Setup of pepper:
## reflex_core
module reflex_core (
    input wire clk,                   
    input wire rst_n,                 
    input wire signed [15:0] z_pos,   
    input wire signed [15:0] z_vel,   
    input wire signed [15:0] kp_gain,
    input wire signed [15:0] kd_gain,
    input wire signed [15:0] vel_threshold,  
    output reg signed [15:0] u_out,   
    output reg guardian_active        
);
make LEC_CHECK=0 CAP_MARGIN=20 CORE_ASPECT_RATIO=1.87 CORE_MARGIN=8 CORE_UTILIZATION=65 CTS_CLUSTER_DIAMETER=214 CTS_CLUSTER_SIZE=100 HOLD_SLACK_MARGIN=-0.08 PLACE_DENSITY_LB_ADDON=0.29 SETUP_SLACK_MARGIN=-0.78 SLEW_MARGIN=0 TNS_END_PERCENT=35 finish   # period 8.0 ns
run.sh (not shown) runs the stock make flow with config.mk's settings and CLKGATE_MAP_FILE=.
Completing all stages was not enough for pepper: its layout failed the final checks because of setup timing.
Changes in amber relative to pepper:
Settings: PLACE_DENSITY_LB_ADDON removed (was 0.29); CORE_ASPECT_RATIO removed (was 1.87); HOLD_SLACK_MARGIN changed from -0.08 to 0.26; PLACE_DENSITY newly set to 0.62.
Findings:
pepper and amber: one clean run, amber; the rest did not finish clean. amber against pepper: number of cells on the worst reg-to-reg path rose by 1; post-synthesis to final-layout area growth fell by 1.3 points; fmax rose by about 3.4%; wire length fell by 10%; final standard cell utilization of the core fell by 0.85 points.
### amber -> nickel
Settings: TNS_END_PERCENT: 35 -> 10; SETUP_SLACK_MARGIN: -0.78 -> unset; PLACE_DENSITY_LB_ADDON: unset -> 0.29; HOLD_SLACK_MARGIN: 0.26 -> -0.08; SLEW_MARGIN: 0 -> 20; PLACE_DENSITY: 0.62 -> unset; GPL_ROUTABILITY_DRIVEN: unset -> 0; CORE_MARGIN: 8 -> 2; CORE_UTILIZATION: 65 -> 37.
Findings:
[compare] base=amber new=nickel: final wirelength shrank by 3.7%; largest fanout on the critical path held steady; area overhead of the layout relative to synthesis went up by 3.4 points; met2 wirelength from detailed routing went down by about 2%. The count of placed standard cells including taps in nickel sits about 13% above the value recorded for amber. Diff amber -> nickel | maximum frequency | up by a few percent. Between nickel and amber, it is nickel whose portion of the clock cycle consumed by the worst path in the final layout is lower, by 2.5 points. nickel vs amber, number of signal-net buffers in the layout went up by 18%. Measured against each other, amber and nickel differ in final period demand of the worst path, the higher figure coming from amber. Summary of nickel over amber: final cell count rose by about 13%; proportion of cell area occupied by registers fell by 0.20 points.


the reference run:
The RTL this note starts from:
==> flow/design.v <==
module reflex_core (
    input wire clk,                   
    input wire rst_n,                 
    input wire signed [15:0] z_pos,   
    input wire signed [15:0] z_vel,   
    input wire signed [15:0] kp_gain,
    input wire signed [15:0] kd_gain,
    input wire signed [15:0] vel_threshold,  
    output reg signed [15:0] u_out,   
    output reg guardian_active        
);
    reg signed [31:0] p_term;
    reg signed [31:0] d_term;
    reg signed [31:0] raw_sum;
    localparam signed [15:0] MAX_OUT = 16'd2000;   
    localparam signed [15:0] MIN_OUT = -16'd2000;  
    always @(posedge clk or negedge rst_n) begin
        if (!rst_n) begin
            u_out <= 16'd0;
            guardian_active <= 1'b0;
            p_term <= 32'd0;
            d_term <= 32'd0;
        end else begin
            if (($signed(z_vel) > $signed(vel_threshold)) || 
                ($signed(z_vel) < -$signed(vel_threshold))) begin
                guardian_active <= 1'b1;
                d_term <= z_vel * (kd_gain <<< 1); 
            end else begin
                guardian_active <= 1'b0;
                d_term <= z_vel * kd_gain;
            end
            p_term <= z_pos * kp_gain;  
            raw_sum = -(p_term + d_term); 
            if (raw_sum > MAX_OUT) 
                u_out <= MAX_OUT;
            else if (raw_sum < MIN_OUT) 
                u_out <= MIN_OUT;
            else
                u_out <= raw_sum[15:0];  
        end
    end
endmodule
make LEC_CHECK=0 CAP_MARGIN=20 CORE_MARGIN=2 CORE_UTILIZATION=72 SETUP_SLACK_MARGIN=1.85 SLEW_MARGIN=20 finish   # period 6.32 ns
The reference run never completed; the flow aborted with a tool error in global routing (5_1_grt).
Inputs modified between the reference run and the trial run:
# the reference run
export LEC_CHECK = 0
export CAP_MARGIN = 20
export CORE_MARGIN = 2
export CORE_UTILIZATION = 72
export SETUP_SLACK_MARGIN = 1.85
export SLEW_MARGIN = 20
create_clock -name core_clock -period 6.32 [get_ports {clk}]
# the trial run
export LEC_CHECK = 0
export CAP_MARGIN = 20
export CORE_MARGIN = 2
export CORE_UTILIZATION = 52
export SLEW_MARGIN = 20
create_clock -name core_clock -period 6.72 [get_ports {clk}]
### Flow results
Across the reference run and the trial run, no clean finish was achieved.
The trial run: flow complete, layout not clean; failing: negative setup slack
global routing (5_1_grt): the reference run exited with error
Total die size was lower in the reference run than in the trial run.
Against the reference run, post-cts resize count in the trial run fell by more than a quarter.
For the placed cell area, the trial run came in 0.41% lower than the reference run did.
What the reference run reported for number of core rows has to be multiplied by 1.17 to get the figure for the trial run.
The trial run -> the reference run: synthesized area delta 0, exact match
Vertical extent of the die (the trial run / the reference run): 1.17
Synthesized cell count: the trial run vs the reference run, no meaningful difference


// reflex_core: RTL as listed in full above, without the edits since
export LEC_CHECK = 0
export ABC_AREA = 0
export CAP_MARGIN = 0
export CELL_PAD_IN_SITES_DETAIL_PLACEMENT = 1
export CORE_ASPECT_RATIO = 1.78
export CORE_MARGIN = 10
export CORE_UTILIZATION = 62
export CTS_CLUSTER_DIAMETER = 233
export GPL_ROUTABILITY_DRIVEN = 1
export GPL_TIMING_DRIVEN = 0
export MAX_ROUTING_LAYER = met4
export MIN_ROUTING_LAYER = met2
export PLACE_DENSITY = 0.89
export SETUP_SLACK_MARGIN = -0.39
export SLEW_MARGIN = 10
export TNS_END_PERCENT = 85
create_clock -name core_clock -period 7.92 [get_ports {clk}]
The starting point ended with an error in global routing (5_1_grt), error GRT-0116.
==> next run, changes <==
CAP_MARGIN = 20   (was 0)
CELL_PAD_IN_SITES_DETAIL_PLACEMENT = unset   (was 1)
CORE_ASPECT_RATIO = 0.92   (was 1.78)
CORE_MARGIN = 2   (was 10)
CORE_UTILIZATION = 72   (was 62)
GPL_ROUTABILITY_DRIVEN = unset   (was 1)
GPL_TIMING_DRIVEN = unset   (was 0)
HOLD_SLACK_MARGIN = -0.09   (was unset)
MIN_ROUTING_LAYER = met1   (was met2)
PLACE_DENSITY = unset   (was 0.89)
PLACE_DENSITY_LB_ADDON = 0.22   (was unset)
SLEW_MARGIN = 20   (was 10)
TNS_END_PERCENT = unset   (was 85)
clock period = 6.71 ns   (was 7.92 ns; I/O delays follow)
Outcome: Now the flow completed and failed the layout checks on setup timing. Area after synthesis does not change. Die area decreases by 26%. Synthesized cell count is unchanged.
==> next run, changes <==
CORE_ASPECT_RATIO = 1.78   (was 0.92)
HOLD_SLACK_MARGIN = 0.15   (was -0.09)
PLACE_DENSITY_LB_ADDON = 0.0   (was 0.22)
SETUP_SLACK_MARGIN = 1.3   (was -0.39)
clock period = 4.52 ns   (was 6.71 ns; I/O delays follow)
This time the run did not get past global routing (5_1_grt).
Die area hardly moves.
Area after synthesis is unchanged.
Synthesized cell count does not change.
==> next run, changes <==
CORE_MARGIN = 10   (was 2)
CORE_UTILIZATION = 34   (was 72)
MIN_ROUTING_LAYER = met2   (was met1)
PLACE_DENSITY_LB_ADDON = 0.22   (was 0.0)
SETUP_SLACK_MARGIN = -0.39   (was 1.3)
clock period = 7.92 ns   (was 4.52 ns; I/O delays follow)
Effect:
- The new run finished but fails on setup timing
- synthesized area is unchanged
- die size came out higher by 130%
- synthesized cell count is unchanged
==> next run, changes <==
CORE_ASPECT_RATIO = 0.92   (was 1.78)
CORE_MARGIN = 2   (was 10)
CORE_UTILIZATION = 72   (was 34)
CTS_CLUSTER_SIZE = 51   (was unset)
MIN_ROUTING_LAYER = met1   (was met2)
PLACE_DENSITY = 0.67   (was unset)
PLACE_DENSITY_LB_ADDON = unset   (was 0.22)
clock period = 6.71 ns   (was 7.92 ns; I/O delays follow)
Result:
- The new run reached the layout checks and failed them: setup timing
- worst setup slack degrades by 430 ps
- sequential share of layout area barely changes
- design area grows by 0.78%
- via count shrinks by 20%
==> next run, changes <==
ABC_AREA = unset   (was 0)
CORE_ASPECT_RATIO = unset   (was 0.92)
CORE_UTILIZATION = 40   (was 72)
CTS_CLUSTER_DIAMETER = unset   (was 233)
CTS_CLUSTER_SIZE = unset   (was 51)
HOLD_SLACK_MARGIN = unset   (was 0.15)
MAX_ROUTING_LAYER = unset   (was met4)
MIN_ROUTING_LAYER = unset   (was met1)
PLACE_DENSITY = unset   (was 0.67)
SETUP_SLACK_MARGIN = unset   (was -0.39)
clock period = 8.0 ns   (was 6.71 ns; I/O delays follow)
Effect: The changed run produced a clean layout; die size rises by 78%; via count falls by 9.6%.


== maple ==
Starts from the design.v that is shown in full above.
make LEC_CHECK=0 ABC_AREA=1 CAP_MARGIN=20 CORE_MARGIN=2 CORE_UTILIZATION=72 CTS_CLUSTER_SIZE=99 PLACE_DENSITY=0.41 SETUP_SLACK_MARGIN=-0.42 SLEW_MARGIN=20 TNS_END_PERCENT=5 finish   # period 4.32 ns
For maple, the flow was terminated by a tool error in 5_1_grt and produced no final design.
Modified inputs, violet compared to maple
diff --git a/flow/config.mk b/flow/config.mk
--- a/flow/config.mk
+++ b/flow/config.mk
@@ -8 +7,0 @@
-export ABC_AREA = 1
@@ -11,4 +10 @@
-export CORE_UTILIZATION = 72
-export CTS_CLUSTER_SIZE = 99
-export PLACE_DENSITY = 0.41
-export SETUP_SLACK_MARGIN = -0.42
+export CORE_UTILIZATION = 66
@@ -16 +11,0 @@
-export TNS_END_PERCENT = 5
==> flow/constraint.sdc <==
create_clock -name core_clock -period 6.32 [get_ports {clk}]
set_input_delay 1.2640 -clock core_clock [delete_from_list [all_inputs] [get_ports {clk}]]
set_output_delay 1.2640 -clock core_clock [all_outputs]
set_load 0.01 [all_outputs]
The flow completed for violet, but it is not clean: the layout still shows setup timing.
Die span in x in violet is 2.8 um higher than in maple
Taking maple as the reference, in violet synthesized cell count went down by 21%; floorplan net count fell about 17%; netlist area before placement went down 5.7%; floorplan utilization lower.
Summary: with maple as the reference, mean post-synth cell area in violet moved up by more than 10%.


build 22:
RTL: the design.v shown in full above, as it stands there.
Settings: LEC_CHECK=0, ABC_AREA=1, CAP_MARGIN=20, CELL_PAD_IN_SITES_DETAIL_PLACEMENT=1, CORE_ASPECT_RATIO=1.05, CORE_MARGIN=3, CORE_UTILIZATION=40, CTS_CLUSTER_SIZE=25, GPL_ROUTABILITY_DRIVEN=0, MAX_ROUTING_LAYER=met4, SETUP_SLACK_MARGIN=0.97, SLEW_MARGIN=35, TNS_END_PERCENT=100; clock period 5.22 ns.
What ended build 22 was a tool error in 5_1_grt; the run never finished.
Setup changes, build 22 to build 94
- CELL_PAD_IN_SITES_DETAIL_PLACEMENT: 1 -> unset
- CTS_CLUSTER_SIZE: 25 -> unset
- ABC_AREA: 1 -> unset
- CORE_UTILIZATION: 40 -> 64
- CORE_MARGIN: 3 -> 2
- GPL_ROUTABILITY_DRIVEN: 0 -> unset
- TNS_END_PERCENT: 100 -> unset
- SLEW_MARGIN: 35 -> 20
- CORE_ASPECT_RATIO: 1.05 -> unset
- MAX_ROUTING_LAYER: met4 -> unset
- SETUP_SLACK_MARGIN: 0.97 -> 1.44
- the clock period (ns, I/O delays scaled along): 5.22 -> 5.43
Every stage of build 94 finished as expected; the final checks, on the other hand, flagged setup timing, which means the layout fails. Build 94 ends up with higher average cell area after synthesis than build 22 does. Die size came out lower on build 94 than on build 22. For summed standard-cell area reported by yosys, dividing the value from build 94 by the value from build 22 gives 0.943. Build 22 -> build 94: post-synthesis cell type count increased by more than half.
[inputs] build 87 vs build 94
- changing CORE_UTILIZATION from 64 to 68
- removing SETUP_SLACK_MARGIN (formerly 1.44)
- setting PLACE_DENSITY to 0.41 for the first time
- setting CTS_CLUSTER_SIZE to 99 for the first time
- changing the clock period (ns, I/O delays scaled along) from 5.43 to 6.72
Findings:
- [flow] build 87 | stages: complete | final checks: fail | reason: setup timing
- From build 94 to build 87 the numbers moved as follows: sequential share of layout area increased 0.43 points, layout buffering overhead excluding clock cells decreased 2.5 points.
- Cell count sits lower in build 87 than in build 94.
- Cell area after layout shrinks by a few percent when moving from build 94 to build 87.


RTL: the design.v shown in full above, as it stands there.
clock: 4.32 ns
lec_check: 0
cap_margin: 20
core_margin: 2
core_utilization: 68
cts_cluster_size: 99
place_density: 0.41
slew_margin: 20
tns_end_percent: 5
The first run finished but fails on negative setup slack.
Then changed:
- CORE_UTILIZATION: 68 -> 66
- CTS_CLUSTER_SIZE: 99 -> default
- PLACE_DENSITY: 0.41 -> default
- SETUP_SLACK_MARGIN: default -> 1.58
- TNS_END_PERCENT: 5 -> default
- clock period: 4.32 -> 6.47 ns (I/O delays scaled with it)
The new run completed, yet does not pass: negative setup slack.
Setup slack improved by 1.8 ns.
Register-to-register slack improves by 2.0 ns.
Cell area rose by 2.7%.
Clock skew hardly moves.
Via count goes down by 4.4%.
Routed wire length decreases by 8.6%.
Flip-flop count does not change.
Global-route usage fell by 2.6 points.
Clock-buffer cell count shrinks by 1.


## run A
RTL: the design.v shown in full above, as it stands there.
Settings: LEC_CHECK=0, CAP_MARGIN=20, CORE_MARGIN=2, CORE_UTILIZATION=72, CTS_CLUSTER_DIAMETER=354, CTS_CLUSTER_SIZE=34, HOLD_SLACK_MARGIN=-0.09, PLACE_DENSITY=0.37, SETUP_SLACK_MARGIN=1.74, SLEW_MARGIN=35; clock period 6.07 ns.
In the summary table, run A is marked failed, with error GRT-0232 raised in global routing.
Changes in run B relative to run A:
# run A
export LEC_CHECK = 0
export CAP_MARGIN = 20
export CORE_MARGIN = 2
export CORE_UTILIZATION = 72
export CTS_CLUSTER_DIAMETER = 354
export CTS_CLUSTER_SIZE = 34
export HOLD_SLACK_MARGIN = -0.09
export PLACE_DENSITY = 0.37
export SETUP_SLACK_MARGIN = 1.74
export SLEW_MARGIN = 35
create_clock -name core_clock -period 6.07 [get_ports {clk}]
# run B
export LEC_CHECK = 0
export CAP_MARGIN = 20
export CORE_MARGIN = 2
export CORE_UTILIZATION = 72
export CTS_CLUSTER_SIZE = 14
export PLACE_DENSITY_LB_ADDON = 0.24
export SLEW_MARGIN = 20
create_clock -name core_clock -period 6.32 [get_ports {clk}]
==> comparison <==
- Comparing run A and run B, the lower worst setup slack after placement is on run A.
- Min sum of net half-perimeters after detailed placement across run A and run B: run B
- Run A -> run B: post-synth area from yosys stat delta 0, exact match
- The remaining runs in run A and run B completed every stage, whereas run A halted early.
- FAIL run A @ global routing: tool exited with error
- Completing all stages was not enough for run B: its layout failed the final checks because of setup timing.
- Diff run B..run A | number of CTS-inserted buffers | unchanged
- From run A to run B, area fraction in mux cells did not move at all.
- Comparing run B against run A, there is no change at all in core footprint.
- Number of gates resized after CTS: higher on run A
Inputs modified between run B and run C:
# run B
export LEC_CHECK = 0
export CAP_MARGIN = 20
export CORE_MARGIN = 2
export CORE_UTILIZATION = 72
export CTS_CLUSTER_SIZE = 14
export PLACE_DENSITY_LB_ADDON = 0.24
export SLEW_MARGIN = 20
create_clock -name core_clock -period 6.32 [get_ports {clk}]
# run C
export LEC_CHECK = 0
export CAP_MARGIN = 20
export CORE_MARGIN = 2
export CORE_UTILIZATION = 71
export SETUP_SLACK_MARGIN = 1.87
export SLEW_MARGIN = 20
create_clock -name core_clock -period 6.32 [get_ports {clk}]
==> comparison <==
Diff run C..run B | count of library flops with an enable pin | unchanged. Run C against run B: portion of netlist area occupied by mux cells did not really move, area of the core region went up. | number of cells in the design after placement | run B vs run C | ≈ equal |. What ended run C was a tool error in global routing; the run never finished. From run B to run C, count of standard-cell rows did not move at all. Taking run B as the reference, in run C area of the synthesized netlist per yosys stat held; maximum count of clock buffers along a single path held; placed wire-length estimate held; routability-driven placement congestion ratio went up 0.50%. Pre-placement core utilization: run C < run B.
Relative to run C, the following input files were edited for run D:
# run C
export LEC_CHECK = 0
export CAP_MARGIN = 20
export CORE_MARGIN = 2
export CORE_UTILIZATION = 71
export SETUP_SLACK_MARGIN = 1.87
export SLEW_MARGIN = 20
create_clock -name core_clock -period 6.32 [get_ports {clk}]
# run D
export LEC_CHECK = 0
export CAP_MARGIN = 20
export CORE_MARGIN = 2
export CORE_UTILIZATION = 65
export SETUP_SLACK_MARGIN = -0.38
export SLEW_MARGIN = 20
create_clock -name core_clock -period 3.72 [get_ports {clk}]
## What came out
In run D the post-place instance area turned out about 3.4% higher than in run C.
Delta(horizontal die dimension, run D - run C) > 0
On number of flops mapped to enable cells by yosys, run D and run C are neck and neck.
Run D against run C; placer's final routability congestion estimate is down by a few percent.
Run D -> stages 100% | layout checks FAIL | setup timing
Number of sinks driven by the clock tree: run C vs run D identical
On die extent in y, the lower figure sits with run C, not run D.
Of run D and run C, the run reporting the higher die footprint was run D.
Worst slack at placement came out lower on run D than on run C.
